--- design.v ---
`timescale 1ns / 1ps
module cordic_stage (clk, reset, X_i, Y_i, Z_i, X_O, Y_O, Z_O);
  input clk;
  input reset;
  input  signed [15:0] X_i;
  input  signed [15:0] Y_i;
  input  signed [15:0] Z_i;
  output signed [15:0] X_O;
  output signed [15:0] Y_O;
  output signed [15:0] Z_O;
wire signed [15:0] as_O_asx_w_st1, as_O_asy_w_st1, as_O_asz_w_st1; 
wire signed [15:0] X_w_st1_st2, Y_w_st1_st2, Z_w_st1_st2;
wire signed [15:0] mux_z_st1_out;
wire dff_st1_out, xor_st1;
xor xor_gate(xor_st1, Z_i[15], Z_i[14]);
mux_2to1 mux_st1(.in0(Z_i), .in1({{2{Z_i[14]}}, {Z_i[13:0]}}), .sel(xor_st1), .out(mux_z_st1_out));
dff dff_st1(.in(xor_st1), .out(dff_st1_out), .clk(clk), .reset(reset));
add_sub asx_st1(.as_in1(X_i), .as_in2(Y_i), .as_control(~(mux_z_st1_out[15])), .as_out(as_O_asx_w_st1));
reg16b  reg16bxout_st1(.reg_in(as_O_asx_w_st1), .reg_out(X_w_st1_st2), .clk(clk), .reset(reset));
add_sub asy_st1(.as_in1(Y_i), .as_in2(X_i), .as_control(mux_z_st1_out[15]), .as_out(as_O_asy_w_st1));
reg16b  reg16byout_st1(.reg_in(as_O_asy_w_st1), .reg_out(Y_w_st1_st2), .clk(clk), .reset(reset));
add_sub asz_st1(.as_in1(mux_z_st1_out), .as_in2(16'h2000), .as_control(~(mux_z_st1_out[15])), .as_out(as_O_asz_w_st1));
reg16b  reg16bzout_st1(.reg_in(as_O_asz_w_st1), .reg_out(Z_w_st1_st2), .clk(clk), .reset(reset));
wire signed [15:0] as_O_asx_w_st2, as_O_asy_w_st2, as_O_asz_w_st2, X_w_st2_st3, Y_w_st2_st3, Z_w_st2_st3;
wire dff_st2_out;
dff dff_st2(.in(dff_st1_out), .out(dff_st2_out), .clk(clk), .reset(reset));
add_sub asx_st2(.as_in1(X_w_st1_st2), .as_in2(Y_w_st1_st2 >>> 1), .as_control(~(Z_w_st1_st2[15])), .as_out(as_O_asx_w_st2));
reg16b  reg16bxout_st2(.reg_in(as_O_asx_w_st2), .reg_out(X_w_st2_st3), .clk(clk), .reset(reset));
add_sub asy_st2(.as_in1(Y_w_st1_st2), .as_in2(X_w_st1_st2 >>> 1), .as_control(Z_w_st1_st2[15]), .as_out(as_O_asy_w_st2));
reg16b  reg16byout_st2(.reg_in(as_O_asy_w_st2), .reg_out(Y_w_st2_st3), .clk(clk), .reset(reset));
add_sub asz_st2(.as_in1(Z_w_st1_st2), .as_in2(16'h12E4), .as_control(~(Z_w_st1_st2[15])), .as_out(as_O_asz_w_st2));
reg16b  reg16bzout_st2(.reg_in(as_O_asz_w_st2), .reg_out(Z_w_st2_st3), .clk(clk), .reset(reset));
wire signed [15:0] as_O_asx_w_st3, as_O_asy_w_st3, as_O_asz_w_st3, X_w_st3_st4, Y_w_st3_st4, Z_w_st3_st4;
wire dff_st3_out;
dff dff_st3(.in(dff_st2_out), .out(dff_st3_out), .clk(clk), .reset(reset));
add_sub asx_st3(.as_in1(X_w_st2_st3), .as_in2(Y_w_st2_st3 >>> 2), .as_control(~(Z_w_st2_st3[15])), .as_out(as_O_asx_w_st3));
reg16b  reg16bxout_st3(.reg_in(as_O_asx_w_st3), .reg_out(X_w_st3_st4), .clk(clk), .reset(reset));
add_sub asy_st3(.as_in1(Y_w_st2_st3), .as_in2(X_w_st2_st3 >>> 2), .as_control(Z_w_st2_st3[15]), .as_out(as_O_asy_w_st3));
reg16b  reg16byout_st3(.reg_in(as_O_asy_w_st3), .reg_out(Y_w_st3_st4), .clk(clk), .reset(reset));
add_sub asz_st3(.as_in1(Z_w_st2_st3), .as_in2(16'h09FB), .as_control(~(Z_w_st2_st3[15])), .as_out(as_O_asz_w_st3));
reg16b  reg16bzout_st3(.reg_in(as_O_asz_w_st3), .reg_out(Z_w_st3_st4), .clk(clk), .reset(reset));
wire signed [15:0] as_O_asx_w_st4, as_O_asy_w_st4, as_O_asz_w_st4, X_w_st4_st5, Y_w_st4_st5, Z_w_st4_st5;
wire dff_st4_out;
dff dff_st4(.in(dff_st3_out), .out(dff_st4_out), .clk(clk), .reset(reset));
add_sub asx_st4(.as_in1(X_w_st3_st4), .as_in2(Y_w_st3_st4 >>> 3), .as_control(~(Z_w_st3_st4[15])), .as_out(as_O_asx_w_st4));
reg16b  reg16bxout_st4(.reg_in(as_O_asx_w_st4), .reg_out(X_w_st4_st5), .clk(clk), .reset(reset));
add_sub asy_st4(.as_in1(Y_w_st3_st4), .as_in2(X_w_st3_st4 >>> 3), .as_control(Z_w_st3_st4[15]), .as_out(as_O_asy_w_st4));
reg16b  reg16byout_st4(.reg_in(as_O_asy_w_st4), .reg_out(Y_w_st4_st5), .clk(clk), .reset(reset));
add_sub asz_st4(.as_in1(Z_w_st3_st4), .as_in2(16'h0511), .as_control(~(Z_w_st3_st4[15])), .as_out(as_O_asz_w_st4));
reg16b  reg16bzout_st4(.reg_in(as_O_asz_w_st4), .reg_out(Z_w_st4_st5), .clk(clk), .reset(reset));
wire signed [15:0] as_O_asx_w_st5, as_O_asy_w_st5, as_O_asz_w_st5, X_w_st5_st6, Y_w_st5_st6, Z_w_st5_st6;
wire dff_st5_out;
dff dff_st5(.in(dff_st4_out), .out(dff_st5_out), .clk(clk), .reset(reset));
add_sub asx_st5(.as_in1(X_w_st4_st5), .as_in2(Y_w_st4_st5 >>> 4), .as_control(~(Z_w_st4_st5[15])), .as_out(as_O_asx_w_st5));
reg16b  reg16bxout_st5(.reg_in(as_O_asx_w_st5), .reg_out(X_w_st5_st6), .clk(clk), .reset(reset));
add_sub asy_st5(.as_in1(Y_w_st4_st5), .as_in2(X_w_st4_st5 >>> 4), .as_control(Z_w_st4_st5[15]), .as_out(as_O_asy_w_st5));
reg16b  reg16byout_st5(.reg_in(as_O_asy_w_st5), .reg_out(Y_w_st5_st6), .clk(clk), .reset(reset));
add_sub asz_st5(.as_in1(Z_w_st4_st5), .as_in2(16'h028B), .as_control(~(Z_w_st4_st5[15])), .as_out(as_O_asz_w_st5));
reg16b  reg16bzout_st5(.reg_in(as_O_asz_w_st5), .reg_out(Z_w_st5_st6), .clk(clk), .reset(reset));
wire signed [15:0] as_O_asx_w_st6, as_O_asy_w_st6, as_O_asz_w_st6, X_w_st6_st7, Y_w_st6_st7, Z_w_st6_st7;
wire dff_st6_out;
dff dff_st6(.in(dff_st5_out), .out(dff_st6_out), .clk(clk), .reset(reset));
add_sub asx_st6(.as_in1(X_w_st5_st6), .as_in2(Y_w_st5_st6 >>> 5), .as_control(~(Z_w_st5_st6[15])), .as_out(as_O_asx_w_st6));
reg16b  reg16bxout_st6(.reg_in(as_O_asx_w_st6), .reg_out(X_w_st6_st7), .clk(clk), .reset(reset));
add_sub asy_st6(.as_in1(Y_w_st5_st6), .as_in2(X_w_st5_st6 >>> 5), .as_control(Z_w_st5_st6[15]), .as_out(as_O_asy_w_st6));
reg16b  reg16byout_st6(.reg_in(as_O_asy_w_st6), .reg_out(Y_w_st6_st7), .clk(clk), .reset(reset));
add_sub asz_st6(.as_in1(Z_w_st5_st6), .as_in2(16'h0146), .as_control(~(Z_w_st5_st6[15])), .as_out(as_O_asz_w_st6));
reg16b  reg16bzout_st6(.reg_in(as_O_asz_w_st6), .reg_out(Z_w_st6_st7), .clk(clk), .reset(reset));
wire signed [15:0] as_O_asx_w_st7, as_O_asy_w_st7, as_O_asz_w_st7, X_w_st7_st8, Y_w_st7_st8, Z_w_st7_st8;
wire dff_st7_out;
dff dff_st7(.in(dff_st6_out), .out(dff_st7_out), .clk(clk), .reset(reset));
add_sub asx_st7(.as_in1(X_w_st6_st7), .as_in2(Y_w_st6_st7 >>> 6), .as_control(~(Z_w_st6_st7[15])), .as_out(as_O_asx_w_st7));
reg16b  reg16bxout_st7(.reg_in(as_O_asx_w_st7), .reg_out(X_w_st7_st8), .clk(clk), .reset(reset));
add_sub asy_st7(.as_in1(Y_w_st6_st7), .as_in2(X_w_st6_st7 >>> 6), .as_control(Z_w_st6_st7[15]), .as_out(as_O_asy_w_st7));
reg16b  reg16byout_st7(.reg_in(as_O_asy_w_st7), .reg_out(Y_w_st7_st8), .clk(clk), .reset(reset));
add_sub asz_st7(.as_in1(Z_w_st6_st7), .as_in2(16'h00A3), .as_control(~(Z_w_st6_st7[15])), .as_out(as_O_asz_w_st7));
reg16b  reg16bzout_st7(.reg_in(as_O_asz_w_st7), .reg_out(Z_w_st7_st8), .clk(clk), .reset(reset));
wire signed [15:0] as_O_asx_w_st8, as_O_asy_w_st8, as_O_asz_w_st8, X_w_st8_st9, Y_w_st8_st9, Z_w_st8_st9;
wire dff_st8_out;
dff dff_st8(.in(dff_st7_out), .out(dff_st8_out), .clk(clk), .reset(reset));
add_sub asx_st8(.as_in1(X_w_st7_st8), .as_in2(Y_w_st7_st8 >>> 7), .as_control(~(Z_w_st7_st8[15])), .as_out(as_O_asx_w_st8));
reg16b  reg16bxout_st8(.reg_in(as_O_asx_w_st8), .reg_out(X_w_st8_st9), .clk(clk), .reset(reset));
add_sub asy_st8(.as_in1(Y_w_st7_st8), .as_in2(X_w_st7_st8 >>> 7), .as_control(Z_w_st7_st8[15]), .as_out(as_O_asy_w_st8));
reg16b  reg16byout_st8(.reg_in(as_O_asy_w_st8), .reg_out(Y_w_st8_st9), .clk(clk), .reset(reset));
add_sub asz_st8(.as_in1(Z_w_st7_st8), .as_in2(16'h0051), .as_control(~(Z_w_st7_st8[15])), .as_out(as_O_asz_w_st8));
reg16b  reg16bzout_st8(.reg_in(as_O_asz_w_st8), .reg_out(Z_w_st8_st9), .clk(clk), .reset(reset));
wire signed [15:0] as_O_asx_w_st9, as_O_asy_w_st9, as_O_asz_w_st9, X_w_st9_st10, Y_w_st9_st10, Z_w_st9_st10;
wire dff_st9_out;
dff dff_st9(.in(dff_st8_out), .out(dff_st9_out), .clk(clk), .reset(reset));
add_sub asx_st9(.as_in1(X_w_st8_st9), .as_in2(Y_w_st8_st9 >>> 8), .as_control(~(Z_w_st8_st9[15])), .as_out(as_O_asx_w_st9));
reg16b  reg16bxout_st9(.reg_in(as_O_asx_w_st9), .reg_out(X_w_st9_st10), .clk(clk), .reset(reset));
add_sub asy_st9(.as_in1(Y_w_st8_st9), .as_in2(X_w_st8_st9 >>> 8), .as_control(Z_w_st8_st9[15]), .as_out(as_O_asy_w_st9));
reg16b  reg16byout_st9(.reg_in(as_O_asy_w_st9), .reg_out(Y_w_st9_st10), .clk(clk), .reset(reset));
add_sub asz_st9(.as_in1(Z_w_st8_st9), .as_in2(16'h0029), .as_control(~(Z_w_st8_st9[15])), .as_out(as_O_asz_w_st9));
reg16b  reg16bzout_st9(.reg_in(as_O_asz_w_st9), .reg_out(Z_w_st9_st10), .clk(clk), .reset(reset));
wire signed [15:0] as_O_asx_w_st10, as_O_asy_w_st10, as_O_asz_w_st10, X_w_st10_st11, Y_w_st10_st11, Z_w_st10_st11;
wire dff_st10_out;
dff dff_st10(.in(dff_st9_out), .out(dff_st10_out), .clk(clk), .reset(reset));
add_sub asx_st10(.as_in1(X_w_st9_st10), .as_in2(Y_w_st9_st10 >>> 9), .as_control(~(Z_w_st9_st10[15])), .as_out(as_O_asx_w_st10));
reg16b  reg16bxout_st10(.reg_in(as_O_asx_w_st10), .reg_out(X_w_st10_st11), .clk(clk), .reset(reset));
add_sub asy_st10(.as_in1(Y_w_st9_st10), .as_in2(X_w_st9_st10 >>> 9), .as_control(Z_w_st9_st10[15]), .as_out(as_O_asy_w_st10));
reg16b  reg16byout_st10(.reg_in(as_O_asy_w_st10), .reg_out(Y_w_st10_st11), .clk(clk), .reset(reset));
add_sub asz_st10(.as_in1(Z_w_st9_st10), .as_in2(16'h0014), .as_control(~(Z_w_st9_st10[15])), .as_out(as_O_asz_w_st10));
reg16b  reg16bzout_st10(.reg_in(as_O_asz_w_st10), .reg_out(Z_w_st10_st11), .clk(clk), .reset(reset));
wire signed [15:0] as_O_asx_w_st11, as_O_asy_w_st11, as_O_asz_w_st11, X_w_st11_st12, Y_w_st11_st12, Z_w_st11_st12;
wire dff_st11_out;
dff dff_st11(.in(dff_st10_out), .out(dff_st11_out), .clk(clk), .reset(reset));
add_sub asx_st11(.as_in1(X_w_st10_st11), .as_in2(Y_w_st10_st11 >>> 10), .as_control(~(Z_w_st10_st11[15])), .as_out(as_O_asx_w_st11));
reg16b  reg16bxout_st11(.reg_in(as_O_asx_w_st11), .reg_out(X_w_st11_st12), .clk(clk), .reset(reset));
add_sub asy_st11(.as_in1(Y_w_st10_st11), .as_in2(X_w_st10_st11 >>> 10), .as_control(Z_w_st10_st11[15]), .as_out(as_O_asy_w_st11));
reg16b  reg16byout_st11(.reg_in(as_O_asy_w_st11), .reg_out(Y_w_st11_st12), .clk(clk), .reset(reset));
add_sub asz_st11(.as_in1(Z_w_st10_st11), .as_in2(16'h000A), .as_control(~(Z_w_st10_st11[15])), .as_out(as_O_asz_w_st11));
reg16b  reg16bzout_st11(.reg_in(as_O_asz_w_st11), .reg_out(Z_w_st11_st12), .clk(clk), .reset(reset));
wire signed [15:0] as_O_asx_w_st12, as_O_asy_w_st12, as_O_asz_w_st12, X_w_st12_st13, Y_w_st12_st13, Z_w_st12_st13;
wire dff_st12_out;
dff dff_st12(.in(dff_st11_out), .out(dff_st12_out), .clk(clk), .reset(reset));
add_sub asx_st12(.as_in1(X_w_st11_st12), .as_in2(Y_w_st11_st12 >>> 11), .as_control(~(Z_w_st11_st12[15])), .as_out(as_O_asx_w_st12));
reg16b  reg16bxout_st12(.reg_in(as_O_asx_w_st12), .reg_out(X_w_st12_st13), .clk(clk), .reset(reset));
add_sub asy_st12(.as_in1(Y_w_st11_st12), .as_in2(X_w_st11_st12 >>> 11), .as_control(Z_w_st11_st12[15]), .as_out(as_O_asy_w_st12));
reg16b  reg16byout_st12(.reg_in(as_O_asy_w_st12), .reg_out(Y_w_st12_st13), .clk(clk), .reset(reset));
add_sub asz_st12(.as_in1(Z_w_st11_st12), .as_in2(16'h0005), .as_control(~(Z_w_st11_st12[15])), .as_out(as_O_asz_w_st12));
reg16b  reg16bzout_st12(.reg_in(as_O_asz_w_st12), .reg_out(Z_w_st12_st13), .clk(clk), .reset(reset));
wire signed [15:0] as_O_asx_w_st13, as_O_asy_w_st13, as_O_asz_w_st13, X_w_st13_st14, Y_w_st13_st14, Z_w_st13_st14;
wire dff_st13_out;
dff dff_st13(.in(dff_st12_out), .out(dff_st13_out), .clk(clk), .reset(reset));
add_sub asx_st13(.as_in1(X_w_st12_st13), .as_in2(Y_w_st12_st13 >>> 12), .as_control(~(Z_w_st12_st13[15])), .as_out(as_O_asx_w_st13));
reg16b  reg16bxout_st13(.reg_in(as_O_asx_w_st13), .reg_out(X_w_st13_st14), .clk(clk), .reset(reset));
add_sub asy_st13(.as_in1(Y_w_st12_st13), .as_in2(X_w_st12_st13 >>> 12), .as_control(Z_w_st12_st13[15]), .as_out(as_O_asy_w_st13));
reg16b  reg16byout_st13(.reg_in(as_O_asy_w_st13), .reg_out(Y_w_st13_st14), .clk(clk), .reset(reset));
add_sub asz_st13(.as_in1(Z_w_st12_st13), .as_in2(16'h0003), .as_control(~(Z_w_st12_st13[15])), .as_out(as_O_asz_w_st13));
reg16b  reg16bzout_st13(.reg_in(as_O_asz_w_st13), .reg_out(Z_w_st13_st14), .clk(clk), .reset(reset));
wire signed [15:0] as_O_asx_w_st14, as_O_asy_w_st14, as_O_asz_w_st14, X_w_st14_st15, Y_w_st14_st15, Z_w_st14_st15;
wire dff_st14_out;
dff dff_st14(.in(dff_st13_out), .out(dff_st14_out), .clk(clk), .reset(reset));
add_sub asx_st14(.as_in1(X_w_st13_st14), .as_in2(Y_w_st13_st14 >>> 13), .as_control(~(Z_w_st13_st14[15])), .as_out(as_O_asx_w_st14));
reg16b  reg16bxout_st14(.reg_in(as_O_asx_w_st14), .reg_out(X_w_st14_st15), .clk(clk), .reset(reset));
add_sub asy_st14(.as_in1(Y_w_st13_st14), .as_in2(X_w_st13_st14 >>> 13), .as_control(Z_w_st13_st14[15]), .as_out(as_O_asy_w_st14));
reg16b  reg16byout_st14(.reg_in(as_O_asy_w_st14), .reg_out(Y_w_st14_st15), .clk(clk), .reset(reset));
add_sub asz_st14(.as_in1(Z_w_st13_st14), .as_in2(16'h0001), .as_control(~(Z_w_st13_st14[15])), .as_out(as_O_asz_w_st14));
reg16b  reg16bzout_st14(.reg_in(as_O_asz_w_st14), .reg_out(Z_w_st14_st15), .clk(clk), .reset(reset));
wire signed [15:0] as_O_asx_w_st15, as_O_asy_w_st15, as_O_asz_w_st15, X_w_st15_st16, Y_w_st15_st16, Z_w_st15_st16;
wire dff_st15_out;
dff dff_st15(.in(dff_st14_out), .out(dff_st15_out), .clk(clk), .reset(reset));
add_sub asx_st15(.as_in1(X_w_st14_st15), .as_in2(Y_w_st14_st15 >>> 14), .as_control(~(Z_w_st14_st15[15])), .as_out(as_O_asx_w_st15));
reg16b  reg16bxout_st15(.reg_in(as_O_asx_w_st15), .reg_out(X_w_st15_st16), .clk(clk), .reset(reset));
add_sub asy_st15(.as_in1(Y_w_st14_st15), .as_in2(X_w_st14_st15 >>> 14), .as_control(Z_w_st14_st15[15]), .as_out(as_O_asy_w_st15));
reg16b  reg16byout_st15(.reg_in(as_O_asy_w_st15), .reg_out(Y_w_st15_st16), .clk(clk), .reset(reset));
add_sub asz_st15(.as_in1(Z_w_st14_st15), .as_in2(16'h0001), .as_control(~(Z_w_st14_st15[15])), .as_out(as_O_asz_w_st15));
reg16b  reg16bzout_st15(.reg_in(as_O_asz_w_st15), .reg_out(Z_w_st15_st16), .clk(clk), .reset(reset));
wire signed [15:0] as_O_asx_w_st16, as_O_asy_w_st16, as_O_asz_w_st16, X_w_st16_st17, Y_w_st16_st17, Z_w_st16_st17;
wire dff_st16_out;
dff dff_st16(.in(dff_st15_out), .out(dff_st16_out), .clk(clk), .reset(reset));
add_sub asx_st16(.as_in1(X_w_st15_st16), .as_in2(Y_w_st15_st16 >>> 15), .as_control(~(Z_w_st15_st16[15])), .as_out(as_O_asx_w_st16));
reg16b  reg16bxout_st16(.reg_in(as_O_asx_w_st16), .reg_out(X_w_st16_st17), .clk(clk), .reset(reset));
add_sub asy_st16(.as_in1(Y_w_st15_st16), .as_in2(X_w_st15_st16 >>> 15), .as_control(Z_w_st15_st16[15]), .as_out(as_O_asy_w_st16));
reg16b  reg16byout_st16(.reg_in(as_O_asy_w_st16), .reg_out(Y_w_st16_st17), .clk(clk), .reset(reset));
add_sub asz_st16(.as_in1(Z_w_st15_st16), .as_in2(16'h0000), .as_control(~(Z_w_st15_st16[15])), .as_out(as_O_asz_w_st16));
reg16b  reg16bzout_st16(.reg_in(as_O_asz_w_st16), .reg_out(Z_O), .clk(clk), .reset(reset));
mux_2to1 mux_x_st17(.in0(X_w_st16_st17), .in1(-X_w_st16_st17), .sel(dff_st16_out), .out(X_O));
mux_2to1 mux_y_st17(.in0(Y_w_st16_st17), .in1(-Y_w_st16_st17), .sel(dff_st16_out), .out(Y_O));
endmodule
module reg16b(reg_in, reg_out, clk, reset);
input clk, reset;
input signed [15:0] reg_in;
output reg signed [15:0] reg_out;
always @(posedge clk)
begin
    if (reset)
      reg_out <= 16'sd0;
    else
      reg_out <= reg_in;     
end
endmodule  
module add_sub(as_in1, as_in2,as_control, as_out);
input signed [15:0] as_in1, as_in2;
input as_control;
output reg signed [15:0] as_out;
always @(*)
begin
  if (as_control)
    as_out = as_in1 - as_in2;
  else
    as_out = as_in1 + as_in2;
end
endmodule
module mux_2to1(in0, in1, sel, out);
input signed [15:0] in0, in1;
input sel;
output reg signed [15:0] out;
always @(*)
begin
    if(sel)
        out = in1;
    else
        out = in0;
end
endmodule
module dff(in, out, clk, reset);
input in, clk, reset;
output reg out;
always @(posedge clk)
    begin
        if(reset)
            out <= 0;
        else
            out <= in;
    end
endmodule
--- run.sh ---
#!/bin/bash
# the make line also repeats each setting of config.mk as NAME=value (left out here)
make -C /OpenROAD-flow-scripts/flow DESIGN_CONFIG=/design/flow/config.mk WORK_HOME=/design/flow/orfs CLKGATE_MAP_FILE= finish
--- config.mk ---
export PLATFORM = sky130hd
export DESIGN_NAME = cordic_stage
export DESIGN_NICKNAME = cordic_stage
export VERILOG_FILES = /design/flow/design.v
export SDC_FILE = /design/flow/constraint.sdc
export NUM_CORES = 4
export LEC_CHECK = 0
export CAP_MARGIN = 5
export CELL_PAD_IN_SITES_DETAIL_PLACEMENT = 2
export CELL_PAD_IN_SITES_GLOBAL_PLACEMENT = 3
export CORE_MARGIN = 3
export CORE_UTILIZATION = 15
export CTS_CLUSTER_DIAMETER = 68
export CTS_CLUSTER_SIZE = 15
export GPL_ROUTABILITY_DRIVEN = 1
export GPL_TIMING_DRIVEN = 1
export HOLD_SLACK_MARGIN = 0.24
export MAX_ROUTING_LAYER = met4
export MIN_ROUTING_LAYER = met1
export PLACE_DENSITY_LB_ADDON = 0.28
export SLEW_MARGIN = 0
export TNS_END_PERCENT = 15
--- constraint.sdc ---
create_clock -name core_clock -period 4.98 [get_ports {clk}]
set_input_delay 0.9960 -clock core_clock [delete_from_list [all_inputs] [get_ports {clk}]]
set_output_delay 0.9960 -clock core_clock [all_outputs]
set_load 0.01 [all_outputs]
==> flow_metrics.rpt, run 1 <==
=== SYNTHESIS / PLACE & ROUTE SUMMARY ===
----------------------------------------------------
[Status]
  Result of the run ........................ finished clean

[Critical path]
  Data required time of the critical path ........................ approximately 4.0 ns
  Critical path startpoint ........................ reg16byout_st16.reg_out[3]$_SDFF_PP0_
  Worst r2r path cells ........................ 13
  Launch point of the worst reg-to-reg path ........................ reg16bxout_st12.reg_out[13]$_SDFF_PP0_
  Worst setup endpoint ........................ Y_O[15]
  Nature of the critical path startpoint ........................ flop
  Ordered list of cells on the worst path ........................ nor3_1 -> nand3_1 -> or3_1 -> nand2b_1 -> o31ai_1 -> xnor2_1 -> clkdlybuf4s50_1
  Cell type of the slowest stage on the worst timing path ........................ sky130_fd_sc_hd__clkdlybuf4s50_1
  Highest cell delay on the worst timing path ........................ 0.58 ns
  Endpoint of the worst-slack reg-to-reg timing path ........................ reg16byout_st13.reg_out[14]$_SDFF_PP0_
  Maximum fanout count along the critical path ........................ 3
  Register-to-register setup slack ........................ 1.05 ns
  CP bufs+invs ........................ 1
  Count of cell instances traversed by the critical path ........................ 7
  Type of destination of the critical path ........................ output port
  Path type of the worst setup path ........................ reg2out
  Dominant delay contributor by cell family on the critical path ........................ simple AND/OR/NAND/NOR gates
  Arr. time, crit path ........................ 3.10 ns

[Synth]
  Most used standard cell by instance count after synthesis ........................ sky130_fd_sc_hd__nor2_1
  Number of instances in the synthesized netlist ........................ 6,961
  Count of flip-flops with a built-in enable after synthesis ........................ 0
  Xor and xnor area share after synthesis ........................ slightly above 9%
  Synth Area in Compound Gates ........................ between 20% and 30%
  Number of distinct library cells after synthesis ........................ 92
  Top cell type by total area after synthesis ........................ sky130_fd_sc_hd__dfxtp_1
  Largest logic family ........................ AND-OR/OR-AND gates
  Share of flip-flops with an asynchronous set or reset ........................ 0%
  Mapped Avg Cell Area ........................ approximately 8.3 um2
  Largest cells by area ........................ sky130_fd_sc_hd__dfxtp_1 (27%), sky130_fd_sc_hd__ha_1 (17%), sky130_fd_sc_hd__nor2_1 (5.8%)
  And+or+nand+nor area frac ........................ 19.8%
  Post-synth area from yosys stat ........................ ~58,000 um2
  Dominant Register Cell ........................ sky130_fd_sc_hd__dfxtp_1
  Cells in synth_stat.txt ........................ 6,961
  Mapped cell area ........................ ~58,000 um2
  Register bit count reported by yosys ........................ just under 800
  Floorplan net count ........................ 7,832
  Count of yosys warnings during synthesis ........................ 4
  Post-synthesis share of cell area spent on full adders, half adders and majority gates ........................ roughly 18%
  Top post-synthesis cells by count ........................ sky130_fd_sc_hd__nor2_1 (890), sky130_fd_sc_hd__dfxtp_1 (783), sky130_fd_sc_hd__ha_1 (773), sky130_fd_sc_hd__a21oi_1 (512), sky130_fd_sc_hd__xnor2_1 (332)
  Sequential cell area fraction in the yosys report ........................ between 20 and 30%
  Share of the synthesized area in the top cell type ........................ around 27%
  Area fraction in mux cells ........................ a little over 2%

[Global route]
  Number of antenna violations at the first check in global routing ........................ 4
  Vias in the first global route ........................ approximately 55,000
  Overall routing resource usage ........................ roughly a tenth
  First-pass GRT wire length ........................ approximately 320,000 um
  Pin count of the biggest net entering global routing ........................ around 150
  GR Overflow Total ........................ 0

[Final timing]
  Final clock period utilization by the worst path ........................ between 80% and 90%
  Fmax ........................ approximately 240 MHz
  Worst clock skew on the final layout ........................ slightly below 0.08 ns
  Slew at the pin closest to its max-slew limit ........................ 0.945 ns
  Final setup fails ........................ 0
  Fin. max-slew vios ........................ 0
  Final tally of hold violations ........................ 0
  Final worst path period need ........................ 4.09 ns
  Setup repair after global routing missed its margin ........................ false
  Total Negative Setup Slacks ........................ 0 ns
  Normalized max-slew margin ........................ approximately 37%

[Worst hold path]
  Class of the tightest hold or removal check ........................ reg2reg
  Worst min-delay path endpoint ........................ reg16bzout_st16.reg_out[11]$_SDFF_PP0_
  Cell depth of the worst min-delay path ........................ 1
  Worst hold path startpoint ........................ reg16bzout_st15.reg_out[11]$_SDFF_PP0_

[Run]
  Tool warnings ........................ ~110
  Max Cap Viol ........................ 0

[Cells and area]
  Area taken by multi-input logic gates ........................ slightly above 40,000 um2
  Flop area ........................ approximately 16,000 um2
  # nets final ........................ 7,906
  Tally of filler cells in the layout ........................ 44,300
  Area grow syn2layout ........................ 19.1%
  Post-Layout Inst Area ........................ between 60,000 and 70,000 um2

[Clock network]
  Insertion delay to the later sink of the worst-skew pair ........................ between 0.7 and 0.8 ns
  Clk root buf ........................ sky130_fd_sc_hd__clkbuf_16
  Max Root-Sink Buffers ........................ 3
  Clock transition time at the flip-flop clock pins of the worst setup and hold paths ........................ 0.06 ns
  Total number of H-tree levels ........................ 3
  Hold-fix buffers at CTS ........................ 0
  Cts repair resizes ........................ 0
  Clock tree from TritonCTS ........................ yes
  Clock sink count ........................ 783
  Number of post-CTS setup repair buffers ........................ 0
  Number of buffers inserted during clock tree synthesis ........................ ~110

[Floorplanning]
  Boundary pin count ........................ roughly 98
  X dimension of the die ........................ between 600 and 700 um
  Starting density of the core ........................ 15.1%
  Total Die Area ........................ 393,000 um2
  Core Region ........................ ~380,000 um2
  Die height ........................ around 630 um
  Rows ........................ approximately 230

[Route]
  DRT Pass-1 Iters ........................ 4
  Antenna Nets Post-Route ........................ 0
  Post-detailed-route via-to-cell ratio ........................ between 4 and 5
  DRT Wirelength ........................ 198,000 um
  DR vias ........................ ~50,000
  DRC violations left ........................ 0
  Detailed router's first-iteration violation count ........................ around 1,500
  Detail-routed net length per standard cell ........................ 16.3 um

[Placed design]
  Number of I/O port buffers ........................ 97
  Global placer's final weighted congestion ........................ around 0.75
  Total half-perimeter wirelength after legalization and detailed placement ........................ 159,000 um
  Placed instance area ........................ between 60,000 and 70,000 um2

----------------------------------------------------
## final cells by class
type | instances | area share [%]
Inverter | 333 | 1.82
Tap cell | 5038 | 9.15
Timing Repair Buffer | 146 | 2.08
Multi-Input combinational cell | 5661 | 58.4
Antenna cell | 3 | 0.0109
Clock inverter | 78 | 1.52
Clock buffer | 128 | 4.27
Sequential cell | 783 | 22.8
## through the flow
stage	util [%]	cells	hold WS, ns	worst slack [ns]
final	18.0	12200	0.384	0.889
after global routing	18.0	12200	0.397	0.621
after CTS	18.0	12200	0.371	0.740
after detailed placement	16.9	12000	0.430	0.867
after global placement	16.9	12000	0.428	0.974
after floorplan	-	6961	0.413	1.53
## metal layers
metal  track usage [%]  wire, um
met2              18.4    101000
met5                 -         0
met1              12.1     89300
met3              1.04      3630
met4              2.55      4840
==> inputs of run 2 (changes only) <==
Settings changed: ABC_AREA set to 1, CAP_MARGIN 5 to 20, CELL_PAD_IN_SITES_DETAIL_PLACEMENT 2 to unset, CELL_PAD_IN_SITES_GLOBAL_PLACEMENT 3 to 2, CORE_MARGIN 3 to 2, CORE_UTILIZATION 15 to 47, CTS_CLUSTER_DIAMETER 68 to 380, CTS_CLUSTER_SIZE 15 to unset, GPL_ROUTABILITY_DRIVEN 1 to 0, HOLD_SLACK_MARGIN 0.24 to unset, MAX_ROUTING_LAYER met4 to met5, PLACE_DENSITY_LB_ADDON 0.28 to unset, SLEW_MARGIN 0 to 20, TNS_END_PERCENT 15 to unset.
Clock period 4.98 ns to 5.99 ns, I/O delays scaled along.
==> run 2 against run 1 <==
  * Die size down 67%
  * Highest routed layer unchanged
  * Count of clock-buffer cells in the layout increased by 2
  * Utilization up 34 points
  * Synthesized cell count grew 28%
  * Via count increased by 15%
  * Still clean
  * Critical path depth unchanged
==> flow_metrics.rpt, run 2 <==
=== SYNTHESIS / PLACE & ROUTE SUMMARY ===
----------------------------------------------------
[Status]
  Result of the run ........................ finished clean (unchanged)

[Final timing]
  Fin. max-slew vios ........................ 0 (unchanged)
  Worst clock skew on the final layout ........................ 0.0340 ns (was 0.0793 ns)
  Normalized max-slew margin ........................ 22.7% (was 37.0%)
  Fmax ........................ approximately 180 MHz
  Final clock period utilization by the worst path ........................ 91.4% (was 82.2%)
  Final setup fails ........................ 0 (unchanged)
  Final worst path period need ........................ 5.47 ns
  Slew at the pin closest to its max-slew limit ........................ 1.15 ns (was 0.945 ns)
  Final tally of hold violations ........................ 0 (unchanged)
  Setup repair after global routing missed its margin ........................ false (unchanged)
  Total Negative Setup Slacks ........................ 0 ns (unchanged)

[Synth]
  Share of the synthesized area in the top cell type ........................ 26.1% (was 27.1%)
  Dominant Register Cell ........................ sky130_fd_sc_hd__dfxtp_1 (unchanged)
  Synth Area in Compound Gates ........................ 20.6% (was 20.1%)
  Post-synthesis share of cell area spent on full adders, half adders and majority gates ........................ 17.7% (was 18.4%)
  Share of flip-flops with an asynchronous set or reset ........................ 0% (unchanged)
  Top cell type by total area after synthesis ........................ sky130_fd_sc_hd__dfxtp_1 (unchanged)
  Count of flip-flops with a built-in enable after synthesis ........................ 0 (unchanged)
  Count of yosys warnings during synthesis ........................ 4 (unchanged)
  Number of instances in the synthesized netlist ........................ 8,884 (was 6,961)
  Most used standard cell by instance count after synthesis ........................ sky130_fd_sc_hd__nand2_1 (was sky130_fd_sc_hd__nor2_1)
  Sequential cell area fraction in the yosys report ........................ 26.1% (was 27.1%)
  Largest cells by area ........................ sky130_fd_sc_hd__dfxtp_1 (26%), sky130_fd_sc_hd__ha_1 (16%), sky130_fd_sc_hd__nand2_1 (10%) (was sky130_fd_sc_hd__dfxtp_1 (27%), sky130_fd_sc_hd__ha_1 (17%), sky130_fd_sc_hd__nor2_1 (5.8%))
  Xor and xnor area share after synthesis ........................ 3.28% (was 9.16%)
  Number of distinct library cells after synthesis ........................ 51 (was 92)
  Top post-synthesis cells by count ........................ sky130_fd_sc_hd__nand2_1 (1,669), sky130_fd_sc_hd__inv_1 (1,140), sky130_fd_sc_hd__a21oi_1 (1,105), sky130_fd_sc_hd__nor2_1 (999), sky130_fd_sc_hd__dfxtp_1 (783) (was sky130_fd_sc_hd__nor2_1 (890), sky130_fd_sc_hd__dfxtp_1 (783), sky130_fd_sc_hd__ha_1 (773), sky130_fd_sc_hd__a21oi_1 (512), sky130_fd_sc_hd__xnor2_1 (332))
  Register bit count reported by yosys ........................ 783 (unchanged)
  Mapped Avg Cell Area ........................ 6.76 um2 (was 8.31 um2)
  Post-synth area from yosys stat ........................ 60,100 um2 (was 57,900 um2)
  Largest logic family ........................ simple AND/OR/NAND/NOR gates (was AND-OR/OR-AND gates)
  Area fraction in mux cells ........................ 0% (was 2.01%)
  Cells in synth_stat.txt ........................ 8,884 (was 6,961)
  Floorplan net count ........................ 9,755 (was 7,832)
  And+or+nand+nor area frac ........................ 24.2% (was 19.8%)
  Mapped cell area ........................ 60,100 um2 (was 57,900 um2)

[Critical path]
  Nature of the critical path startpoint ........................ flop (unchanged)
  Maximum fanout count along the critical path ........................ 3 (unchanged)
  Endpoint of the worst-slack reg-to-reg timing path ........................ reg16byout_st8.reg_out[15]$_SDFF_PP0_ (was reg16byout_st13.reg_out[14]$_SDFF_PP0_)
  Register-to-register setup slack ........................ 2.13 ns (was 1.05 ns)
  Arr. time, crit path ........................ 4.28 ns (was 3.10 ns)
  Path type of the worst setup path ........................ reg2out (unchanged)
  Data required time of the critical path ........................ 4.79 ns (was 3.98 ns)
  Launch point of the worst reg-to-reg path ........................ reg16bzout_st7.reg_out[15]$_SDFF_PP0_ (was reg16bxout_st12.reg_out[13]$_SDFF_PP0_)
  Dominant delay contributor by cell family on the critical path ........................ simple AND/OR/NAND/NOR gates (unchanged)
  Worst setup endpoint ........................ X_O[15] (was Y_O[15])
  Count of cell instances traversed by the critical path ........................ 7 (unchanged)
  Worst r2r path cells ........................ 14 (was 13)
  CP bufs+invs ........................ 1 (unchanged)
  Critical path startpoint ........................ reg16bxout_st16.reg_out[0]$_SDFF_PP0_ (was reg16byout_st16.reg_out[3]$_SDFF_PP0_)
  Cell type of the slowest stage on the worst timing path ........................ sky130_fd_sc_hd__nor3_1 (was sky130_fd_sc_hd__clkdlybuf4s50_1)
  Type of destination of the critical path ........................ output port (unchanged)
  Highest cell delay on the worst timing path ........................ 0.77 ns (was 0.58 ns)
  Ordered list of cells on the worst path ........................ nor3_1 -> nand2_1 -> nor3_1 -> nand3_1 -> o21ai_0 -> xnor2_1 -> clkdlybuf4s50_1 (was nor3_1 -> nand3_1 -> or3_1 -> nand2b_1 -> o31ai_1 -> xnor2_1 -> clkdlybuf4s50_1)
  Worst path most repeated cell ........................ sky130_fd_sc_hd__nor3_1

[Clock network]
  Clock transition time at the flip-flop clock pins of the worst setup and hold paths ........................ 0.06 ns (about the same)
  Insertion delay to the later sink of the worst-skew pair ........................ 0.70 ns (was 0.77 ns)
  Total number of H-tree levels ........................ 3 (unchanged)
  Max Root-Sink Buffers ........................ 3 (unchanged)
  Clk root buf ........................ sky130_fd_sc_hd__clkbuf_16 (unchanged)
  Hold-fix buffers at CTS ........................ 0 (unchanged)
  Number of buffers inserted during clock tree synthesis ........................ 93 (was 110)
  Clock sink count ........................ 783 (unchanged)
  Cts repair resizes ........................ 0 (unchanged)
  Clock tree from TritonCTS ........................ yes (unchanged)
  Number of post-CTS setup repair buffers ........................ 0 (unchanged)

[Placed design]
  Number of I/O port buffers ........................ 97 (unchanged)
  Total half-perimeter wirelength after legalization and detailed placement ........................ 141,000 um (was 159,000 um)

[Cells and area]
  Area grow syn2layout ........................ 9.94% (was 19.1%)
  # nets final ........................ 9,834 (was 7,906)
  Area taken by multi-input logic gates ........................ 39,500 um2 (was 40,200 um2)
  Tally of filler cells in the layout ........................ 13,000 (was 44,300)
  Flop area ........................ 15,700 um2 (unchanged)

[Route]
  Detail-routed net length per standard cell ........................ 16.5 um (was 16.3 um)
  DRT Pass-1 Iters ........................ 6 (was 4)
  Post-detailed-route via-to-cell ratio ........................ 5.33 (was 4.09)
  DRC violations left ........................ 0 (unchanged)
  Antenna Nets Post-Route ........................ 0 (unchanged)
  Detailed router's first-iteration violation count ........................ 4,218 (was 1,455)
  Number of antenna diodes ........................ 0 (was 3)
  DR vias ........................ 57,100 (was 49,800)
  DRT Wirelength ........................ 177,000 um (was 198,000 um)

[Global route]
  Vias in the first global route ........................ 53,900 (was 54,600)
  Met3 global-route usage ........................ 2.47% (was 1.04%)
  Global routing usage on met1 ........................ 36.7% (was 12.1%)
  M2 GR Usage ........................ 44.7% (was 18.4%)
  Overall routing resource usage ........................ 26.6% (was 10.2%)
  Number of antenna violations at the first check in global routing ........................ 3 (was 4)
  First-pass GRT wire length ........................ 285,000 um (was 316,000 um)
  Busiest grt layer ........................ met2 (unchanged)
  Pin count of the biggest net entering global routing ........................ 150 (was 154)
  GR Overflow Total ........................ 0 (unchanged)

[Worst hold path]
  Cell depth of the worst min-delay path ........................ 2 (was 1)
  Worst hold path startpoint ........................ dff_st6.out$_SDFF_PP0_ (was reg16bzout_st15.reg_out[11]$_SDFF_PP0_)
  Class of the tightest hold or removal check ........................ reg2reg (unchanged)
  Worst min-delay path endpoint ........................ dff_st7.out$_SDFF_PP0_ (was reg16bzout_st16.reg_out[11]$_SDFF_PP0_)

[Floorplanning]
  Starting density of the core ........................ 47.2% (was 15.1%)
  Rows ........................ 131 (was 227)
  X dimension of the die ........................ 362 um (was 627 um)
  Total Die Area ........................ 131,000 um2 (was 393,000 um2)
  Boundary pin count ........................ 98 (unchanged)
  Core Region ........................ 127,000 um2 (was 383,000 um2)
  Die height ........................ 362 um (was 627 um)

[Run]
  Tool warnings ........................ 91 (was 107)
  Max Cap Viol ........................ 0 (unchanged)

----------------------------------------------------
-- run 2: metrics by stage --
step           setup WS, ns  util (%)  area, um2  instances  hold WS, ns
2_1_floorplan          3.21         -      60100       8884        0.388
3_3_place_gp           1.51      49.4      62800      10500        0.390
3_5_place_dp           1.47      49.4      62800      10500        0.396
4_1_cts               0.697      51.9      66000      10700        0.404
5_1_grt               0.462      51.9      66000      10700        0.410
6_report              0.517      51.9      66000      10700        0.395
-- run 2: cell type report --
type / count / area share, %
clock buffer: 130 / 4.10
clock inverter: 40 / 0.762
inverter: 1147 / 6.53
multi-input combinational: 6812 / 59.8
sequential: 783 / 23.7
tap: 1662 / 3.15
timing repair buffer: 126 / 1.88
-- run 2: metal layers --
metal | up-vias | share of wire [%]
met1 | 25900 | 49
met5 | - | 0
met2 | 1101 | 45
met4 | 0 | 2.0
li1 | 29900 | -
met3 | 192 | 4.2
==> inputs of run 3 (changes only) <==
Settings changed: CORE_UTILIZATION 47 to 66, CTS_CLUSTER_DIAMETER 380 to unset, CTS_CLUSTER_SIZE set to 98, GPL_ROUTABILITY_DRIVEN 0 to unset, GPL_TIMING_DRIVEN 1 to unset, MAX_ROUTING_LAYER met5 to unset, MIN_ROUTING_LAYER met1 to met2.
Clock period 5.99 ns to 2.39 ns, I/O delays scaled along.
==> run 3 against run 2 <==
  * The flow now stops in global placement without I/O (3_1_place_gp_skip_io)
  * Synthesized cell count is the same
  * Die size fell by 28%
  * Synthesized area unchanged
==> flow_metrics.rpt, run 3 <==
IMPLEMENTATION SUMMARY REPORT
----------------------------------------------------
[Synth]
  Post-synth area from yosys stat ........................ 60,100 um2 (unchanged)
  Share of flip-flops with an asynchronous set or reset ........................ 0% (unchanged)
  Count of yosys warnings during synthesis ........................ 4 (unchanged)
  Number of instances in the synthesized netlist ........................ 8,884 (unchanged)
  Mapped Avg Cell Area ........................ 6.76 um2 (unchanged)
  Top post-synthesis cells by count ........................ sky130_fd_sc_hd__nand2_1 (1,669), sky130_fd_sc_hd__inv_1 (1,140), sky130_fd_sc_hd__a21oi_1 (1,105), sky130_fd_sc_hd__nor2_1 (999), sky130_fd_sc_hd__dfxtp_1 (783) (unchanged)
  Most used standard cell by instance count after synthesis ........................ sky130_fd_sc_hd__nand2_1 (unchanged)
  Sequential cell area fraction in the yosys report ........................ 26.1% (unchanged)
  Count of flip-flops with a built-in enable after synthesis ........................ 0 (unchanged)
  Share of the synthesized area in the top cell type ........................ 26.1% (unchanged)
  Xor and xnor area share after synthesis ........................ 3.28% (unchanged)
  Top cell type by total area after synthesis ........................ sky130_fd_sc_hd__dfxtp_1 (unchanged)
  Cells in synth_stat.txt ........................ 8,884 (unchanged)
  Post-synthesis share of cell area spent on full adders, half adders and majority gates ........................ 17.7% (unchanged)
  Area fraction in mux cells ........................ 0% (unchanged)
  Largest logic family ........................ simple AND/OR/NAND/NOR gates (unchanged)
  And+or+nand+nor area frac ........................ 24.2% (unchanged)
  Dominant Register Cell ........................ sky130_fd_sc_hd__dfxtp_1 (unchanged)
  Synth Area in Compound Gates ........................ 20.6% (unchanged)
  Mapped cell area ........................ 60,100 um2 (unchanged)
  Floorplan net count ........................ 9,755 (unchanged)
  Number of distinct library cells after synthesis ........................ 51 (unchanged)
  Register bit count reported by yosys ........................ 783 (unchanged)
  Largest cells by area ........................ sky130_fd_sc_hd__dfxtp_1 (26%), sky130_fd_sc_hd__ha_1 (16%), sky130_fd_sc_hd__nand2_1 (10%) (unchanged)

[Floorplanning]
  Rows ........................ 110 (was 131)
  X dimension of the die ........................ 306 um (was 362 um)
  Total Die Area ........................ 93,400 um2 (was 131,000 um2)
  Core Region ........................ 90,100 um2 (was 127,000 um2)
  Die height ........................ 306 um (was 362 um)
  Starting density of the core ........................ 66.6% (was 47.2%)

[Status]
  Exit stage ........................ global placement without I/O (3_1_place_gp_skip_io)
  Result of the run ........................ did not finish (was finished clean)
  First Err ........................ [ERROR GPL-0301] Utilization 132.862 % exceeds 100%.

----------------------------------------------------
==> inputs of run 4 (changes only) <==
Settings changed: CAP_MARGIN 20 to 5, CELL_PAD_IN_SITES_GLOBAL_PLACEMENT 2 to 0, CORE_UTILIZATION 66 to 72, CTS_CLUSTER_SIZE 98 to 15, GPL_ROUTABILITY_DRIVEN set to 0, GPL_TIMING_DRIVEN set to 1, MAX_ROUTING_LAYER set to met4, MIN_ROUTING_LAYER met2 to met1, PLACE_DENSITY_LB_ADDON set to 0.01, SLEW_MARGIN 20 to 0.
Clock period 2.39 ns to 1.86 ns, I/O delays scaled along.
==> run 4 against run 3 <==
  * The run fails in detailed placement (3_5_place_dp)
  * Synthesized area is the same
  * Synthesized cell count stayed put
  * Die size fell by 8.2%
==> flow_metrics.rpt, run 4 <==
IMPLEMENTATION SUMMARY REPORT
----------------------------------------------------
[Status]
  Result of the run ........................ did not finish (unchanged)
  Exit stage ........................ detailed placement (3_5_place_dp) (was global placement without I/O (3_1_place_gp_skip_io))
  First Err ........................ [ERROR DPL-0033] detailed placement checks failed during check placement. (was [ERROR GPL-0301] Utilization 132.862 % exceeds 100%.)

[Synth]
  Count of flip-flops with a built-in enable after synthesis ........................ 0 (unchanged)
  Cells in synth_stat.txt ........................ 8,884 (unchanged)
  Floorplan net count ........................ 9,755 (unchanged)
  Number of instances in the synthesized netlist ........................ 8,884 (unchanged)
  Register bit count reported by yosys ........................ 783 (unchanged)
  Mapped cell area ........................ 60,100 um2 (unchanged)
  Post-synthesis share of cell area spent on full adders, half adders and majority gates ........................ 17.7% (unchanged)
  Largest logic family ........................ simple AND/OR/NAND/NOR gates (unchanged)
  Number of distinct library cells after synthesis ........................ 51 (unchanged)
  Share of the synthesized area in the top cell type ........................ 26.1% (unchanged)
  Synth Area in Compound Gates ........................ 20.6% (unchanged)
  Dominant Register Cell ........................ sky130_fd_sc_hd__dfxtp_1 (unchanged)
  Mapped Avg Cell Area ........................ 6.76 um2 (unchanged)
  Largest cells by area ........................ sky130_fd_sc_hd__dfxtp_1 (26%), sky130_fd_sc_hd__ha_1 (16%), sky130_fd_sc_hd__nand2_1 (10%) (unchanged)
  Sequential cell area fraction in the yosys report ........................ 26.1% (unchanged)
  And+or+nand+nor area frac ........................ 24.2% (unchanged)
  Post-synth area from yosys stat ........................ 60,100 um2 (unchanged)
  Area fraction in mux cells ........................ 0% (unchanged)
  Share of flip-flops with an asynchronous set or reset ........................ 0% (unchanged)
  Count of yosys warnings during synthesis ........................ 4 (unchanged)
  Top post-synthesis cells by count ........................ sky130_fd_sc_hd__nand2_1 (1,669), sky130_fd_sc_hd__inv_1 (1,140), sky130_fd_sc_hd__a21oi_1 (1,105), sky130_fd_sc_hd__nor2_1 (999), sky130_fd_sc_hd__dfxtp_1 (783) (unchanged)
  Most used standard cell by instance count after synthesis ........................ sky130_fd_sc_hd__nand2_1 (unchanged)
  Xor and xnor area share after synthesis ........................ 3.28% (unchanged)
  Top cell type by total area after synthesis ........................ sky130_fd_sc_hd__dfxtp_1 (unchanged)

[Floorplanning]
  Core Region ........................ 82,400 um2 (was 90,100 um2)
  Total Die Area ........................ 85,800 um2 (was 93,400 um2)
  X dimension of the die ........................ 293 um (was 306 um)
  Starting density of the core ........................ 72.9% (was 66.6%)
  Die height ........................ 293 um (was 306 um)
  Boundary pin count ........................ ~98
  Rows ........................ 105 (was 110)

[Placed design]
  Number of I/O port buffers ........................ about 97

----------------------------------------------------
## run 4: metrics by stage
step	worst slack [ns]	cells
floorplan	-0.479	8884
global placement	-0.627	11800
==> inputs of run 5 (changes only) <==
Settings changed: ABC_AREA 1 to unset, CAP_MARGIN 5 to 20, CELL_PAD_IN_SITES_GLOBAL_PLACEMENT 0 to unset, CORE_UTILIZATION 72 to 70, CTS_CLUSTER_DIAMETER set to 370, CTS_CLUSTER_SIZE 15 to 50, GPL_ROUTABILITY_DRIVEN 0 to unset, GPL_TIMING_DRIVEN 1 to unset, HOLD_SLACK_MARGIN set to 0.29, MAX_ROUTING_LAYER met4 to unset, MIN_ROUTING_LAYER met1 to unset, PLACE_DENSITY_LB_ADDON 0.01 to 0.0, SETUP_SLACK_MARGIN set to 0.6, SLEW_MARGIN 0 to 40.
Clock period 1.86 ns to 2.31 ns, I/O delays scaled along.
==> run 5 against run 4 <==
  * The run fails in clock tree synthesis (4_1_cts)
  * Synthesized area decreased by 3.7%
  * Die size is 0.94% lower
  * Synthesized cell count shrank 22%
==> flow_metrics.rpt, run 5 <==
IMPLEMENTATION SUMMARY REPORT
----------------------------------------------------
[Synth]
  Count of flip-flops with a built-in enable after synthesis ........................ 0 (unchanged)
  Share of the synthesized area in the top cell type ........................ 27.1% (was 26.1%)
  Post-synthesis share of cell area spent on full adders, half adders and majority gates ........................ 18.4% (was 17.7%)
  Sequential cell area fraction in the yosys report ........................ 27.1% (was 26.1%)
  Floorplan net count ........................ 7,832 (was 9,755)
  Number of instances in the synthesized netlist ........................ 6,961 (was 8,884)
  Most used standard cell by instance count after synthesis ........................ sky130_fd_sc_hd__nor2_1 (was sky130_fd_sc_hd__nand2_1)
  Mapped Avg Cell Area ........................ 8.31 um2 (was 6.76 um2)
  Xor and xnor area share after synthesis ........................ 9.16% (was 3.28%)
  Post-synth area from yosys stat ........................ 57,900 um2 (was 60,100 um2)
  Area fraction in mux cells ........................ 2.01% (was 0%)
  Count of yosys warnings during synthesis ........................ 4 (unchanged)
  Top cell type by total area after synthesis ........................ sky130_fd_sc_hd__dfxtp_1 (unchanged)
  Register bit count reported by yosys ........................ 783 (unchanged)
  Mapped cell area ........................ 57,900 um2 (was 60,100 um2)
  Top post-synthesis cells by count ........................ sky130_fd_sc_hd__nor2_1 (890), sky130_fd_sc_hd__dfxtp_1 (783), sky130_fd_sc_hd__ha_1 (773), sky130_fd_sc_hd__a21oi_1 (512), sky130_fd_sc_hd__xnor2_1 (332) (was sky130_fd_sc_hd__nand2_1 (1,669), sky130_fd_sc_hd__inv_1 (1,140), sky130_fd_sc_hd__a21oi_1 (1,105), sky130_fd_sc_hd__nor2_1 (999), sky130_fd_sc_hd__dfxtp_1 (783))
  Largest logic family ........................ AND-OR/OR-AND gates (was simple AND/OR/NAND/NOR gates)
  Share of flip-flops with an asynchronous set or reset ........................ 0% (unchanged)
  Dominant Register Cell ........................ sky130_fd_sc_hd__dfxtp_1 (unchanged)
  Synth Area in Compound Gates ........................ 20.1% (was 20.6%)
  Cells in synth_stat.txt ........................ 6,961 (was 8,884)
  Number of distinct library cells after synthesis ........................ 92 (was 51)
  Largest cells by area ........................ sky130_fd_sc_hd__dfxtp_1 (27%), sky130_fd_sc_hd__ha_1 (17%), sky130_fd_sc_hd__nor2_1 (5.8%) (was sky130_fd_sc_hd__dfxtp_1 (26%), sky130_fd_sc_hd__ha_1 (16%), sky130_fd_sc_hd__nand2_1 (10%))
  And+or+nand+nor area frac ........................ 19.8% (was 24.2%)

[Placed design]
  Dpl cells ........................ 9,734
  Total half-perimeter wirelength after legalization and detailed placement ........................ ~170,000 um
  Number of I/O port buffers ........................ 97 (unchanged)
  Global placer's final weighted congestion ........................ 1.01
  Placement Setup Slack ........................ -0.981 ns

[Status]
  Result of the run ........................ did not finish (unchanged)
  Exit stage ........................ clock tree synthesis (4_1_cts) (was detailed placement (3_5_place_dp))
  First Err ........................ [ERROR DPL-0033] detailed placement checks failed during check placement. (unchanged)

[Floorplanning]
  Rows ........................ 105 (unchanged)
  Die height ........................ 291 um (was 293 um)
  X dimension of the die ........................ 291 um (was 293 um)
  Boundary pin count ........................ 98 (unchanged)
  Total Die Area ........................ 85,000 um2 (was 85,800 um2)
  Core Region ........................ 82,000 um2 (was 82,400 um2)
  Starting density of the core ........................ 70.6% (was 72.9%)

----------------------------------------------------
run 5: per-stage QoR:
stage               hold WS (ns)  area (um2)
global placement           0.419       76700
detailed placement         0.430       76700
floorplan                  0.413       61800
==> inputs of run 6 (changes only) <==
Settings changed: ABC_AREA set to 1, CAP_MARGIN 20 to 25, CELL_PAD_IN_SITES_GLOBAL_PLACEMENT set to 1, CORE_ASPECT_RATIO set to 0.66, CORE_UTILIZATION 70 to 66, CTS_CLUSTER_DIAMETER 370 to unset, CTS_CLUSTER_SIZE 50 to 45, GPL_TIMING_DRIVEN set to 0, HOLD_SLACK_MARGIN 0.29 to unset, MIN_ROUTING_LAYER set to met1, PLACE_DENSITY_LB_ADDON 0.0 to unset, SETUP_SLACK_MARGIN 0.6 to unset, SLEW_MARGIN 40 to 20, TNS_END_PERCENT set to 35.
Clock period 2.31 ns to 4.68 ns, I/O delays scaled along.
==> run 6 against run 5 <==
  * The run fails in global placement without I/O (3_1_place_gp_skip_io)
  * Synthesized area increased by 3.8%
  * Synthesized cell count increased by 28%
  * Die size increased by 10%
==> flow_metrics.rpt, run 6 <==
IMPLEMENTATION SUMMARY REPORT
----------------------------------------------------
[Synth]
  Dominant Register Cell ........................ sky130_fd_sc_hd__dfxtp_1 (unchanged)
  Largest cells by area ........................ sky130_fd_sc_hd__dfxtp_1 (26%), sky130_fd_sc_hd__ha_1 (16%), sky130_fd_sc_hd__nand2_1 (10%) (was sky130_fd_sc_hd__dfxtp_1 (27%), sky130_fd_sc_hd__ha_1 (17%), sky130_fd_sc_hd__nor2_1 (5.8%))
  Number of distinct library cells after synthesis ........................ 51 (was 92)
  Largest logic family ........................ simple AND/OR/NAND/NOR gates (was AND-OR/OR-AND gates)
  Register bit count reported by yosys ........................ 783 (unchanged)
  Most used standard cell by instance count after synthesis ........................ sky130_fd_sc_hd__nand2_1 (was sky130_fd_sc_hd__nor2_1)
  Xor and xnor area share after synthesis ........................ 3.28% (was 9.16%)
  Mapped Avg Cell Area ........................ 6.76 um2 (was 8.31 um2)
  Share of flip-flops with an asynchronous set or reset ........................ 0% (unchanged)
  Post-synthesis share of cell area spent on full adders, half adders and majority gates ........................ 17.7% (was 18.4%)
  Post-synth area from yosys stat ........................ 60,100 um2 (was 57,900 um2)
  Top post-synthesis cells by count ........................ sky130_fd_sc_hd__nand2_1 (1,669), sky130_fd_sc_hd__inv_1 (1,140), sky130_fd_sc_hd__a21oi_1 (1,105), sky130_fd_sc_hd__nor2_1 (999), sky130_fd_sc_hd__dfxtp_1 (783) (was sky130_fd_sc_hd__nor2_1 (890), sky130_fd_sc_hd__dfxtp_1 (783), sky130_fd_sc_hd__ha_1 (773), sky130_fd_sc_hd__a21oi_1 (512), sky130_fd_sc_hd__xnor2_1 (332))
  Sequential cell area fraction in the yosys report ........................ 26.1% (was 27.1%)
  Number of instances in the synthesized netlist ........................ 8,884 (was 6,961)
  Count of yosys warnings during synthesis ........................ 4 (unchanged)
  Synth Area in Compound Gates ........................ 20.6% (was 20.1%)
  Floorplan net count ........................ 9,755 (was 7,832)
  Mapped cell area ........................ 60,100 um2 (was 57,900 um2)
  Top cell type by total area after synthesis ........................ sky130_fd_sc_hd__dfxtp_1 (unchanged)
  And+or+nand+nor area frac ........................ 24.2% (was 19.8%)
  Cells in synth_stat.txt ........................ 8,884 (was 6,961)
  Count of flip-flops with a built-in enable after synthesis ........................ 0 (unchanged)
  Area fraction in mux cells ........................ 0% (was 2.01%)
  Share of the synthesized area in the top cell type ........................ 26.1% (was 27.1%)

[Floorplanning]
  Starting density of the core ........................ 66.9% (was 70.6%)
  Core Region ........................ 89,800 um2 (was 82,000 um2)
  Rows ........................ 89 (was 105)
  Total Die Area ........................ 93,500 um2 (was 85,000 um2)
  Die height ........................ 249 um (was 291 um)
  X dimension of the die ........................ 375 um (was 291 um)

[Status]
  Exit stage ........................ global placement without I/O (3_1_place_gp_skip_io) (was clock tree synthesis (4_1_cts))
  First Err ........................ [ERROR GPL-0301] Utilization 106.606 % exceeds 100%. (was [ERROR DPL-0033] detailed placement checks failed during check placement.)
  Result of the run ........................ did not finish (unchanged)

----------------------------------------------------
==> inputs of run 7 (changes only) <==
Settings changed: ABC_AREA 1 to unset, CAP_MARGIN 25 to 20, CELL_PAD_IN_SITES_GLOBAL_PLACEMENT 1 to unset, CORE_ASPECT_RATIO 0.66 to unset, CORE_UTILIZATION 66 to 72, CTS_CLUSTER_DIAMETER set to 29, CTS_CLUSTER_SIZE 45 to 37, GPL_TIMING_DRIVEN 0 to unset, MIN_ROUTING_LAYER met1 to unset, PLACE_DENSITY set to 0.35, SETUP_SLACK_MARGIN set to 0.91, TNS_END_PERCENT 35 to unset.
Clock period 4.68 ns to 3.17 ns, I/O delays scaled along.
==> run 7 against run 6 <==
  * The run fails in global routing (5_1_grt)
  * Die size decreased by 12%
  * Synthesized cell count decreased by 22%
  * Synthesized area fell by 3.7%
==> flow_metrics.rpt, run 7 <==
IMPLEMENTATION SUMMARY REPORT
----------------------------------------------------
[Status]
  Result of the run ........................ did not finish (unchanged)
  Exit stage ........................ global routing (5_1_grt) (was global placement without I/O (3_1_place_gp_skip_io))
  First Err ........................ [ERROR GRT-0232] Routing congestion too high. Check the congestion heatmap in the GUI. (was [ERROR GPL-0301] Utilization 106.606 % exceeds 100%.)

[Clock network]
  Number of buffers inserted during clock tree synthesis ........................ roughly 170
  Hold-fix buffers at CTS ........................ 0
  Clk root buf ........................ sky130_fd_sc_hd__clkbuf_16
  Max Root-Sink Buffers ........................ 3
  Total number of H-tree levels ........................ 4
  Clock sink count ........................ 783

[Synth]
  Sequential cell area fraction in the yosys report ........................ 27.1% (was 26.1%)
  Mapped Avg Cell Area ........................ 8.31 um2 (was 6.76 um2)
  Largest cells by area ........................ sky130_fd_sc_hd__dfxtp_1 (27%), sky130_fd_sc_hd__ha_1 (17%), sky130_fd_sc_hd__nor2_1 (5.8%) (was sky130_fd_sc_hd__dfxtp_1 (26%), sky130_fd_sc_hd__ha_1 (16%), sky130_fd_sc_hd__nand2_1 (10%))
  Register bit count reported by yosys ........................ 783 (unchanged)
  Xor and xnor area share after synthesis ........................ 9.16% (was 3.28%)
  Count of flip-flops with a built-in enable after synthesis ........................ 0 (unchanged)
  Floorplan net count ........................ 7,832 (was 9,755)
  Area fraction in mux cells ........................ 2.01% (was 0%)
  Number of instances in the synthesized netlist ........................ 6,961 (was 8,884)
  Most used standard cell by instance count after synthesis ........................ sky130_fd_sc_hd__nor2_1 (was sky130_fd_sc_hd__nand2_1)
  Share of the synthesized area in the top cell type ........................ 27.1% (was 26.1%)
  Synth Area in Compound Gates ........................ 20.1% (was 20.6%)
  Share of flip-flops with an asynchronous set or reset ........................ 0% (unchanged)
  Post-synth area from yosys stat ........................ 57,900 um2 (was 60,100 um2)
  Cells in synth_stat.txt ........................ 6,961 (was 8,884)
  Top cell type by total area after synthesis ........................ sky130_fd_sc_hd__dfxtp_1 (unchanged)
  Post-synthesis share of cell area spent on full adders, half adders and majority gates ........................ 18.4% (was 17.7%)
  Largest logic family ........................ AND-OR/OR-AND gates (was simple AND/OR/NAND/NOR gates)
  Top post-synthesis cells by count ........................ sky130_fd_sc_hd__nor2_1 (890), sky130_fd_sc_hd__dfxtp_1 (783), sky130_fd_sc_hd__ha_1 (773), sky130_fd_sc_hd__a21oi_1 (512), sky130_fd_sc_hd__xnor2_1 (332) (was sky130_fd_sc_hd__nand2_1 (1,669), sky130_fd_sc_hd__inv_1 (1,140), sky130_fd_sc_hd__a21oi_1 (1,105), sky130_fd_sc_hd__nor2_1 (999), sky130_fd_sc_hd__dfxtp_1 (783))
  Number of distinct library cells after synthesis ........................ 92 (was 51)
  Mapped cell area ........................ 57,900 um2 (was 60,100 um2)
  Count of yosys warnings during synthesis ........................ 4 (unchanged)
  Dominant Register Cell ........................ sky130_fd_sc_hd__dfxtp_1 (unchanged)
  And+or+nand+nor area frac ........................ 19.8% (was 24.2%)

[Placed design]
  Dpl cells ........................ approximately 8,100
  Number of I/O port buffers ........................ 97
  Global placer's final weighted congestion ........................ about 0.94
  Total half-perimeter wirelength after legalization and detailed placement ........................ between 100,000 and 150,000 um

[Floorplanning]
  Total Die Area ........................ 82,600 um2 (was 93,500 um2)
  Boundary pin count ........................ between 90 and 100
  Core Region ........................ 79,300 um2 (was 89,800 um2)
  X dimension of the die ........................ 287 um (was 375 um)
  Rows ........................ 103 (was 89)
  Starting density of the core ........................ 73.0% (was 66.9%)
  Die height ........................ 287 um (was 249 um)

[Global route]
  Overall routing resource usage ........................ 88.5%
  GR Overflow Total ........................ 903

----------------------------------------------------
-- run 7: timing repair --
action                                  CTS
resized                                 601
pin swaps                               274
endpoints found under the setup margin  512
buffers inserted                        131
-- run 7: stage by stage --
stage	cell area, um2	hold slack [ns]	util (%)	worst slack [ns]	TNS, ns
floorplan	59700	0.413	-	0.112	0
global placement	62500	0.415	78.8	-0.0417	-0.159
detailed placement	62500	0.424	78.8	-0.109	-0.395
CTS	71300	0.251	89.9	-0.0318	-0.0318
-- run 7: per-layer routing --
layer | GRT overflow | track usage (%)
met3 | 43 | 78.7
met2 | 483 | 100
met1 | 18 | 86.0
met5 | 4 | 52.7
met4 | 355 | 94.4
